==> flow/design.v <==
module izhikevich_neuron #(parameter DT = 16'h0100)  
(
    input wire clk,
    input wire rst,
    input wire [15:0] I,           
    output reg spike               
);
    reg signed [15:0] v, u;
    wire signed [15:0] a = 16'h0051;    
    wire signed [15:0] b = 16'h0200;    
    wire signed [15:0] c = -16'sd16640;  
    wire signed [15:0] d = 16'h0800;    
    wire signed [15:0] v_sq;
    wire signed [15:0] term1, term2, term3, dv_raw, du_raw;
    wire signed [15:0] bv;
    localparam signed [15:0] V_THRESH = 16'd7680;  
    cordic_mult sq_v (.x(v), .y(v), .out(v_sq));
    cordic_mult mul_004 (.x(16'h0148), .y(v_sq), .out(term1));
    cordic_mult mul_5v (.x(16'h0500), .y(v), .out(term2));
    assign term3 = 16'd35840;  
    assign dv_raw = term1 + term2 + term3 - u + I;
    cordic_mult mul_bv (.x(b), .y(v), .out(bv));
    assign du_raw = (bv - u);
    wire signed [15:0] du;
    cordic_mult mul_a (.x(a), .y(du_raw), .out(du));
    wire signed [31:0] dv_dt = dv_raw * $signed(DT);
    wire signed [31:0] du_dt = du * $signed(DT);
    always @(posedge clk or posedge rst) begin
        if (rst) begin
            v <= c;
            u <= 0;
            spike <= 0;
        end else begin
            if (v >= V_THRESH) begin
                v <= c;
                u <= u + d;
                spike <= 1;
            end else begin
                v <= v + dv_dt[23:8];  
                u <= u + du_dt[23:8];
                spike <= 0;
            end
        end
    end
endmodule
module cordic_mult(
    input signed [15:0] x,
    input signed [15:0] y,
    output signed [15:0] out
);
    wire signed [31:0] temp;
    assign temp = x * y;
    assign out = temp[23:8];  
endmodule
export LEC_CHECK = 0
export ABC_AREA = 1
export CAP_MARGIN = 20
export CORE_MARGIN = 2
export CORE_UTILIZATION = 71
export HOLD_SLACK_MARGIN = 0.29
export PLACE_DENSITY_LB_ADDON = 0.11
export SETUP_SLACK_MARGIN = -0.63
export SLEW_MARGIN = 20
create_clock -name core_clock -period 10.0 [get_ports {clk}]
run.sh (not shown) runs the stock make flow with config.mk's settings and CLKGATE_MAP_FILE=.
The baseline finished but failed the layout checks on negative setup slack.
Edit:
Settings changed: CORE_UTILIZATION 71 to 72, HOLD_SLACK_MARGIN 0.29 to not set, MAX_ROUTING_LAYER set to met4, PLACE_DENSITY_LB_ADDON 0.11 to not set, SETUP_SLACK_MARGIN -0.63 to not set.
Clock period 10.0 ns to 6.49 ns, I/O delays scaled along.
After rerunning:
- With this change the flow did not get past 5_1_grt
- die area fell by 1.4%
- area after synthesis is unchanged
- synthesized cell count stays the same
Edit:
Settings changed: ABC_AREA 1 to not set, MAX_ROUTING_LAYER met4 to not set, SETUP_SLACK_MARGIN set to -0.52.
Clock period 6.49 ns to 11.4 ns, I/O delays scaled along.
Effect:
- This time the run completed and failed the layout checks on negative setup slack
- synthesized area shrinks by a few percent
- die area goes down by a few percent
- synthesized cell count falls by about a fifth
Edit:
Settings changed: CELL_PAD_IN_SITES_DETAIL_PLACEMENT set to 1, CORE_UTILIZATION 72 to 41, SETUP_SLACK_MARGIN -0.52 to not set.
Clock period 11.4 ns to 12.0 ns, I/O delays scaled along.
Result: The changed run went through all stages and came out clean; flip-flop count does not change; final area barely changes; worst setup slack improves by 0.30 ns; die area rises by well over a third; routed wire length is higher by about a fifth; synthesized cell count does not change; maximum frequency falls by a few percent.
Edit:
Settings changed: ABC_AREA set to 0, CELL_PAD_IN_SITES_DETAIL_PLACEMENT 1 to not set, CELL_PAD_IN_SITES_GLOBAL_PLACEMENT set to 3, CORE_UTILIZATION 41 to 40, CTS_CLUSTER_DIAMETER set to 291, CTS_CLUSTER_SIZE set to 26, PLACE_DENSITY set to 0.91, SLEW_MARGIN 20 to 15, TNS_END_PERCENT set to 40.
=>
- wire length shrinks by 15%
- setup slack gains 0.33 ns
- count of clock-buffer cells in the layout shrinks by 1

* * *

// izhikevich_neuron: RTL as listed in full above, without the edits since
clock: 6.49 ns
lec_check: 0
abc_area: 1
cap_margin: 20
core_margin: 2
core_utilization: 72
max_routing_layer: met4
place_density_lb_addon: 0.08
slew_margin: 20
The first run failed in 5_1_grt.
Change:
Settings changed: PLACE_DENSITY_LB_ADDON 0.08 to default, SETUP_SLACK_MARGIN from default to 1.88.
Result:
- The new run ended with an error in 5_1_grt (DPL-0038)
- synthesized cell count stays the same
- die area is unchanged
- area after synthesis stays the same
Change:
Settings changed: ABC_AREA 1 to default, CORE_UTILIZATION 72 to 40, MAX_ROUTING_LAYER met4 to default, PLACE_DENSITY from default to 0.6, SETUP_SLACK_MARGIN 1.88 to default.
Clock period 6.49 ns to 11.7 ns, I/O delays scaled along.
Outcome: Now the flow ran to the end with no violations; synthesized area decreases by 6.7%; die size increases by 66%; synthesized cell count decreases by 19%.

* * *

Starts from the design.v that is shown in full above.
Settings: LEC_CHECK=0, ABC_AREA=0, CAP_MARGIN=20, CORE_MARGIN=2, CORE_UTILIZATION=25, CTS_CLUSTER_DIAMETER=331, CTS_CLUSTER_SIZE=100, PLACE_DENSITY=0.91, SLEW_MARGIN=20, TNS_END_PERCENT=10; clock period 12.0 ns.
The baseline went through all stages and came out clean.
Next try:
CORE_UTILIZATION = 40   (was 25)
CTS_CLUSTER_DIAMETER = 338   (was 331)
PLACE_DENSITY = unset   (was 0.91)
SLEW_MARGIN = 15   (was 20)
TNS_END_PERCENT = 40   (was 10)
Effect:
- global-route usage is higher by 6.9 points
- core utilization is higher by 16 points
- worst hold slack got worse by 0.028 ns
- routed wire length is lower by 7.2%
- synthesized area does not change
- synthesized cell count does not change
- register-to-register slack improved by 0.28 ns
- clock skew is about the same
- sequential share of layout area is higher by 0.11 points
- first-iteration DRC count is lower by 41%

* * *

== alpha ==
RTL: the design.v shown in full above, as it stands there.
export LEC_CHECK = 0
export ABC_AREA = 1
export CAP_MARGIN = 20
export CORE_MARGIN = 2
export CORE_UTILIZATION = 71
export PLACE_DENSITY_LB_ADDON = 0.11
export SETUP_SLACK_MARGIN = 2.81
export SLEW_MARGIN = 20
create_clock -name core_clock -period 10.0 [get_ports {clk}]
alpha got as far as global routing, where a tool error ended the run.
Changes in beta relative to alpha:
- ABC_AREA no longer set, was 1
- CORE_UTILIZATION now 66, was 71
- MAX_ROUTING_LAYER now met4, previously not set
- PLACE_DENSITY_LB_ADDON no longer set, was 0.11
- SETUP_SLACK_MARGIN no longer set, was 2.81
- the clock period (ns, I/O delays scaled along) now 8.19, was 10.0
Results
- [beta] flow finished | final checks: failed | reasons: negative setup slack
- beta against alpha: half-perimeter wire length after detailed placement fell by about 18%, synthesis area per yosys fell by 1000 sq um, setup slack at placement fell by 1.90 ns.
## Diff of input files: gamma against beta
- MAX_ROUTING_LAYER removed (was met4)
- CORE_UTILIZATION changed from 66 to 64
- the clock period (ns, I/O delays scaled along) changed from 8.19 to 6.49
==> results <==
Layout checks on gamma: not met. Flow itself completed; violations: negative setup slack.
In the metrics for gamma and beta, the one carrying the higher met1 wire length is gamma.
Summary — number of DRC markers in iteration 0, gamma relative to beta: higher, by 31.
Final core area utilization came out higher on gamma than on beta.
In the flow results for gamma and beta, the critical path depth is smaller on beta.
Comparing beta against gamma, there is no change at all in share of synthesized area spent on multiplexers.
#### Input delta (delta over gamma)
- CTS_CLUSTER_DIAMETER newly set to 358
- CORE_UTILIZATION changed from 64 to 68
- PLACE_DENSITY newly set to 0.6
- the clock period (ns, I/O delays scaled along) changed from 6.49 to 10.0
Results
delta completed end to end; final checks failed (negative setup slack).
gamma -> delta: count of input and output buffers delta 0, exact match
Proportion of cell area occupied by multi-input gates: lower on gamma
Core utilization: delta lower than gamma
Cell area after layout on delta is down relative to gamma.
Highest clock rate, delta vs gamma: down slightly
What delta reported for die size has to be multiplied by 1.06 to get the figure for gamma.
[delta vs gamma] hold slack: higher in delta

* * *

Starts from the design.v that is shown in full above.
clock: 12.0 ns
lec_check: 0
abc_area: 0
cap_margin: 20
cell_pad_in_sites_global_placement: 3
core_margin: 2
core_utilization: 40
cts_cluster_diameter: 331
cts_cluster_size: 100
place_density: 0.86
slew_margin: 20
tns_end_percent: 10
The starting point completed with no timing, DRC or antenna violations.
Next try:
--- a/flow/config.mk
+++ b/flow/config.mk
@@ -10 +9,0 @@
-export CELL_PAD_IN_SITES_GLOBAL_PLACEMENT = 3
@@ -12,3 +11,3 @@
-export CORE_UTILIZATION = 40
-export CTS_CLUSTER_DIAMETER = 331
-export CTS_CLUSTER_SIZE = 100
+export CORE_UTILIZATION = 21
+export CTS_CLUSTER_DIAMETER = 291
+export CTS_CLUSTER_SIZE = 26
@@ -16,2 +15,2 @@
-export SLEW_MARGIN = 20
-export TNS_END_PERCENT = 10
+export SLEW_MARGIN = 15
+export TNS_END_PERCENT = 40
First-iteration DRC count came out higher to 3.6 times its value.
Cell area came out higher by 2.1%.
Die area came out higher by 88%.
Hold slack gains 0.042 ns.
Sequential cell count is unchanged.
Worst setup slack loses 0.084 ns.
Sequential share of layout area came out lower by 0.11 points.
Maximum frequency came out lower by 0.72%.

* * *

// izhikevich_neuron: RTL as listed in full above, without the edits since
clock: 12.0 ns
lec_check: 0
abc_area: 0
cap_margin: 20
core_margin: 2
core_utilization: 63
cts_cluster_diameter: 331
cts_cluster_size: 100
place_density_lb_addon: 0.3
slew_margin: 20
tns_end_percent: 10
==> next run, changes <==
- ABC_AREA: 0 -> 1
- CELL_PAD_IN_SITES_DETAIL_PLACEMENT: not set -> 1
- CELL_PAD_IN_SITES_GLOBAL_PLACEMENT: not set -> 3
- CORE_ASPECT_RATIO: not set -> 1.92
- CORE_MARGIN: 2 -> 3
- CORE_UTILIZATION: 63 -> 41
- CTS_CLUSTER_DIAMETER: 331 -> not set
- CTS_CLUSTER_SIZE: 100 -> not set
- GPL_TIMING_DRIVEN: not set -> 0
- PLACE_DENSITY_LB_ADDON: 0.3 -> not set
- TNS_END_PERCENT: 10 -> not set
The new run finished with timing, DRC and antenna clean; utilization drops by 24 points; via count goes up by 19%; global-route usage went down by 2.7 points.

* * *

Starts from the design.v that is shown in full above.
Settings: LEC_CHECK=0, ABC_AREA=0, CAP_MARGIN=20, CELL_PAD_IN_SITES_DETAIL_PLACEMENT=1, CELL_PAD_IN_SITES_GLOBAL_PLACEMENT=3, CORE_ASPECT_RATIO=1.92, CORE_MARGIN=3, CORE_UTILIZATION=41, GPL_TIMING_DRIVEN=0, SLEW_MARGIN=20; clock period 18.6 ns.
The baseline produced a clean layout.
Rerun with:
ABC_AREA = 1   (was 0)
CELL_PAD_IN_SITES_DETAIL_PLACEMENT = unset   (was 1)
CELL_PAD_IN_SITES_GLOBAL_PLACEMENT = unset   (was 3)
CORE_ASPECT_RATIO = unset   (was 1.92)
CORE_MARGIN = 2   (was 3)
CORE_UTILIZATION = 72   (was 41)
GPL_TIMING_DRIVEN = unset   (was 0)
PLACE_DENSITY = 0.6   (was unset)
clock period = 13.4 ns   (was 18.6 ns; I/O delays follow)
Final cell count came out higher by 10%.
Global-route usage came out higher by 11 points.
Worst setup slack gets worse by 3600 ps.
Core utilization came out higher by 31 points.
Hold slack gets better by 22 ps.
Routed wire length came out lower by 10%.
Cell area came out higher by 5.2%.
Critical path depth came out higher by 5.
Clock-buffer cell count came out lower by 3.
Clock skew stays flat.
Rerun with:
CORE_ASPECT_RATIO = 0.7   (was unset)
CTS_CLUSTER_DIAMETER = 332   (was unset)
CTS_CLUSTER_SIZE = 100   (was unset)
SETUP_SLACK_MARGIN = 3.96   (was unset)
TNS_END_PERCENT = 10   (was unset)
The changed run finished with timing, DRC and antenna clean; wire length goes up by 17%; area after synthesis stays the same; sequential share of layout area goes down by 0.14 points; cell area goes up by 9.7%; final cell count goes up by 3.2%; synthesized cell count does not change; global-route usage goes up by 4.8 points; setup slack improved by 1100 ps; die area barely changes; first-iteration DRC count goes up by 18%.
Rerun with:
ABC_AREA = unset   (was 1)
CORE_ASPECT_RATIO = unset   (was 0.7)
CTS_CLUSTER_DIAMETER = unset   (was 332)
CTS_CLUSTER_SIZE = unset   (was 100)
MAX_ROUTING_LAYER = met4   (was unset)
PLACE_DENSITY = unset   (was 0.6)
SETUP_SLACK_MARGIN = unset   (was 3.96)
TNS_END_PERCENT = unset   (was 10)
clock period = 11.1 ns   (was 13.4 ns; I/O delays follow)
Result: Now the flow finished but fails on negative setup slack. Non-clock buffer count rose by 97. Synthesized area fell by a few percent. Via count fell by roughly a tenth. Setup slack loses 2600 ps.

* * *

## build 37
RTL: the design.v shown in full above, as it stands there.
Settings: LEC_CHECK=0, ABC_AREA=0, CAP_MARGIN=20, CELL_PAD_IN_SITES_GLOBAL_PLACEMENT=3, CORE_MARGIN=2, CORE_UTILIZATION=40, CTS_CLUSTER_DIAMETER=331, CTS_CLUSTER_SIZE=100, PLACE_DENSITY_LB_ADDON=0.3, SLEW_MARGIN=20, TNS_END_PERCENT=10; clock period 12.0 ns.
Relative to build 37, the following input files were edited for build 50:
-- flow/config.mk --
<<< build 37, line 9
export CAP_MARGIN = 20
export CELL_PAD_IN_SITES_GLOBAL_PLACEMENT = 3
export CORE_MARGIN = 2
export CORE_UTILIZATION = 40
export CTS_CLUSTER_DIAMETER = 331
>>> build 50, line 9
export CAP_MARGIN = 20
export CORE_MARGIN = 2
export CORE_UTILIZATION = 20
export CTS_CLUSTER_DIAMETER = 331
==> comparison <==
Build 50 ran to completion and came out clean on the timing, design-rule and antenna checks. Having completed the whole flow, build 37 delivered a layout that passed the timing, design-rule and antenna checks. A top layer used by detailed routing of met4 is what build 37 shows, while met5 belongs to build 50. Summary of the comparison: buffer and inverter count on the worst path is higher in build 50, relative to build 37. Build 37 → build 50: weighted congestion reported at the end of routability-driven placement picked up an extra about 3%; total cell area at the placement stage picked up an extra 660 um2.
The inputs of build 32 differ from those of build 50 as listed below.
==> flow/config.mk <==
export PLATFORM = sky130hd
export DESIGN_NAME = izhikevich_neuron
export DESIGN_NICKNAME = izhikevich_neuron
export VERILOG_FILES = /design/flow/design.v
export SDC_FILE = /design/flow/constraint.sdc
export NUM_CORES = 4
export LEC_CHECK = 0
export ABC_AREA = 1
export CAP_MARGIN = 20
export CORE_MARGIN = 2
export CORE_UTILIZATION = 40
export CTS_CLUSTER_DIAMETER = 291
export CTS_CLUSTER_SIZE = 26
export SLEW_MARGIN = 15
export TNS_END_PERCENT = 40
- Of build 50 and build 32, the lower synthesized-area fraction occupied by adder cells belongs to build 32.
- The highest metal layer with signal wires comes out met5 in one run and met4 in the other, namely in build 50 and build 32 respectively.
- Build 32 against build 50: number of buffers added by the clock tree synthesis step has remained practically unchanged.
- In build 32, the count of plain and timing-repair buffers in the layout came out about 50% below the value in build 50.
- Simple-gate share of the synthesized area: higher on build 32
## Diff of input files: build 67 against build 32
-- flow/config.mk --
<<< build 32, line 7
export LEC_CHECK = 0
export ABC_AREA = 1
export CAP_MARGIN = 20
export CORE_MARGIN = 2
>>> build 67, line 7
export LEC_CHECK = 0
export ABC_AREA = 0
export CAP_MARGIN = 20
export CORE_ASPECT_RATIO = 1.98
export CORE_MARGIN = 2
<<< build 32, line 13
export CTS_CLUSTER_SIZE = 26
export SLEW_MARGIN = 15
>>> build 67, line 14
export CTS_CLUSTER_SIZE = 26
export PLACE_DENSITY_LB_ADDON = 0.04
export SLEW_MARGIN = 15
## What came out
Total stage count of the critical path was lower in the run labelled build 32. Build 67 vs build 32: design area down by a few percent. Build 67 reports its launch point of the critical path as v[1] while build 32 reports v[11]. Sort build 32 and build 67 by average wire length per cell after detail routing asc -> top: build 32. Post-synthesis average cell area in build 67 is about 16% higher than in build 32. For build 32, the slowest cell on the critical path was sky130_fd_sc_hd__dfstp_4, unlike build 67, where it was sky130_fd_sc_hd__fa_1. Delta (build 67 minus build 32): via count dropped 1507, count of cell types in the netlist climbed 7, number of logic gates dropped about 17%. Compared with build 32, build 67 shows a lower setup slack.
